// APB_Slave
module APB_Slave#( parameter DWIDTH = 32, AWIDTH = 5)            
(   input                                      PCLK,             
    input                                   PRESETn,             
    input                                     PSELx,             
    input                                   PENABLE,             
    input                        [AWIDTH-1:0] PADDR,             
    input                                    PWRITE,             
    input                       [DWIDTH-1:0] PWDATA,             
    output reg                  [DWIDTH-1:0] PRDATA,             
    output                                   PREADY,             
    output                                   PSLVERR             
);
Settings: LEC_CHECK=0, ABC_AREA=0, CAP_MARGIN=20, CELL_PAD_IN_SITES_DETAIL_PLACEMENT=0, CORE_ASPECT_RATIO=0.52, CORE_MARGIN=2, CORE_UTILIZATION=72, CTS_CLUSTER_SIZE=46, GPL_TIMING_DRIVEN=1, MAX_ROUTING_LAYER=met4, PLACE_DENSITY_LB_ADDON=0.03, SETUP_SLACK_MARGIN=0.9, SLEW_MARGIN=20; clock period 3.03 ns.
run.sh (not shown) runs the stock make flow with config.mk's settings and CLKGATE_MAP_FILE=.
The baseline reached the layout checks and failed them: negative setup slack.
Rerun with:
Settings changed: ABC_AREA 0 to 1, CELL_PAD_IN_SITES_DETAIL_PLACEMENT 0 to 1, CELL_PAD_IN_SITES_GLOBAL_PLACEMENT from default to 2, CORE_UTILIZATION 72 to 37, GPL_TIMING_DRIVEN 1 to 0, PLACE_DENSITY_LB_ADDON 0.03 to 0.24, SETUP_SLACK_MARGIN 0.9 to 0.27, SLEW_MARGIN 20 to 30.
Clock period 3.03 ns to 7.5 ns, I/O delays scaled along.
Effect: The changed run went through all stages and came out clean. Count of clock-buffer cells in the layout went up by 23. Total power went down by 57%. Die area went up by 110%. Wire length went up by 12%. Setup slack improves by 0.52 ns. Hold slack improves by 0.32 ns. Cell area went up by 0.93%.

---

Starting RTL as in the previous note.
Design APB_Slave, start of the top module:
module APB_Slave#( parameter DWIDTH = 32, AWIDTH = 5)            
(   input                                      PCLK,             
    input                                   PRESETn,             
    input                                     PSELx,             
    input                                   PENABLE,             
    input                        [AWIDTH-1:0] PADDR,             
    input                                    PWRITE,             
    input                       [DWIDTH-1:0] PWDATA,             
    output reg                  [DWIDTH-1:0] PRDATA,             
    output                                   PREADY,             
    output                                   PSLVERR             
);
clock: 3.03 ns
lec_check: 0
cap_margin: 20
core_margin: 2
core_utilization: 72
cts_cluster_diameter: 227
slew_margin: 20
The baseline produced a layout that fails on setup timing.
Rerun with:
CELL_PAD_IN_SITES_GLOBAL_PLACEMENT = 2   (was not set)
CORE_UTILIZATION = 40   (was 72)
CTS_CLUSTER_DIAMETER = 230   (was 227)
GPL_ROUTABILITY_DRIVEN = 0   (was not set)
HOLD_SLACK_MARGIN = 0.07   (was not set)
MIN_ROUTING_LAYER = met2   (was not set)
clock period = 5.5 ns   (was 3.03 ns; I/O delays follow)
The changed run completed without violations.
Die size rises by 78%.
Hold slack is better by 320 ps.
Total power goes down by 43%.
Cell area came out lower by 4.0%.
Non-clock buffer count is lower by 151.
Sequential share of layout area increases by 2.7 points.
Core utilization shrinks by 42 points.
Setup slack gets better by 320 ps.
Wire length rose by 4.3%.

---

Starting RTL as in the previous note.
make LEC_CHECK=0 CAP_MARGIN=20 CORE_MARGIN=2 CORE_UTILIZATION=70 CTS_CLUSTER_SIZE=41 PLACE_DENSITY_LB_ADDON=0.0 SETUP_SLACK_MARGIN=0.86 SLEW_MARGIN=20 finish   # period 3.05 ns
The baseline reached the layout checks and failed them: setup timing.
Edit:
--- a/flow/config.mk
+++ b/flow/config.mk
@@ -9,6 +9,3 @@
 export CORE_MARGIN = 2
-export CORE_UTILIZATION = 70
-export CTS_CLUSTER_SIZE = 41
-export PLACE_DENSITY_LB_ADDON = 0.0
-export SETUP_SLACK_MARGIN = 0.86
+export CORE_UTILIZATION = 40
 export SLEW_MARGIN = 20
==> flow/constraint.sdc (replaced) <==
create_clock -name core_clock -period 5.45 [get_ports {PCLK}]
set_input_delay 1.0900 -clock core_clock [delete_from_list [all_inputs] [get_ports {PCLK}]]
set_output_delay 1.0900 -clock core_clock [all_outputs]
set_load 0.01 [all_outputs]
What happened: This time the run completed with no timing, DRC or antenna violations; setup slack gains 0.42 ns; design area went down by roughly a tenth; non-clock buffer count went down by 277; register-to-register slack gains 1.7 ns; clock-buffer cell count went up by 6; total power went down by well over a third.
Edit:
--- a/flow/config.mk
+++ b/flow/config.mk
@@ -7,5 +7,10 @@
 export LEC_CHECK = 0
-export CAP_MARGIN = 20
+export CAP_MARGIN = 0
+export CORE_ASPECT_RATIO = 0.93
 export CORE_MARGIN = 2
-export CORE_UTILIZATION = 40
+export CORE_UTILIZATION = 72
+export CTS_CLUSTER_DIAMETER = 355
+export CTS_CLUSTER_SIZE = 14
+export GPL_ROUTABILITY_DRIVEN = 0
+export PLACE_DENSITY_LB_ADDON = 0.02
 export SLEW_MARGIN = 20
==> flow/constraint.sdc (replaced) <==
create_clock -name core_clock -period 3.05 [get_ports {PCLK}]
set_input_delay 0.6100 -clock core_clock [delete_from_list [all_inputs] [get_ports {PCLK}]]
set_output_delay 0.6100 -clock core_clock [all_outputs]
set_load 0.01 [all_outputs]
What happened: Now the flow ran to the end with violations: setup timing. Worst setup slack degrades by 0.34 ns. Design area goes up by 3.8%. Wire length goes up by 11%. Cell count goes down by 13%. Synthesized cell count stays the same. Power goes up by 67%. Sequential cell count stays the same.
Edit:
==> flow/config.mk (replaced) <==
export PLATFORM = sky130hd
export DESIGN_NAME = APB_Slave
export DESIGN_NICKNAME = APB_Slave
export VERILOG_FILES = /design/flow/design.v
export SDC_FILE = /design/flow/constraint.sdc
export NUM_CORES = 4
export LEC_CHECK = 0
export CAP_MARGIN = 40
export CORE_MARGIN = 2
export CORE_UTILIZATION = 72
export CTS_CLUSTER_SIZE = 17
export PLACE_DENSITY_LB_ADDON = 0.0
export SETUP_SLACK_MARGIN = -0.21
export SLEW_MARGIN = 20
==> flow/constraint.sdc (replaced) <==
create_clock -name core_clock -period 3.09 [get_ports {PCLK}]
set_input_delay 0.6180 -clock core_clock [delete_from_list [all_inputs] [get_ports {PCLK}]]
set_output_delay 0.6180 -clock core_clock [all_outputs]
set_load 0.01 [all_outputs]
Result: The changed run produced a layout that fails on setup timing. Sequential share of layout area shrinks by 0.13 points. Worst setup slack got worse by 0.083 ns. Worst hold slack got worse by 0.028 ns. Via count shrinks by 2.9%. Clock-buffer cell count grows by 21. Register-to-register slack got worse by 0.02 ns. Cell area is about the same. Power grows by 5.8%. Global-route usage shrinks by 3.6 points.
Power and IR drop assume default switching activity.
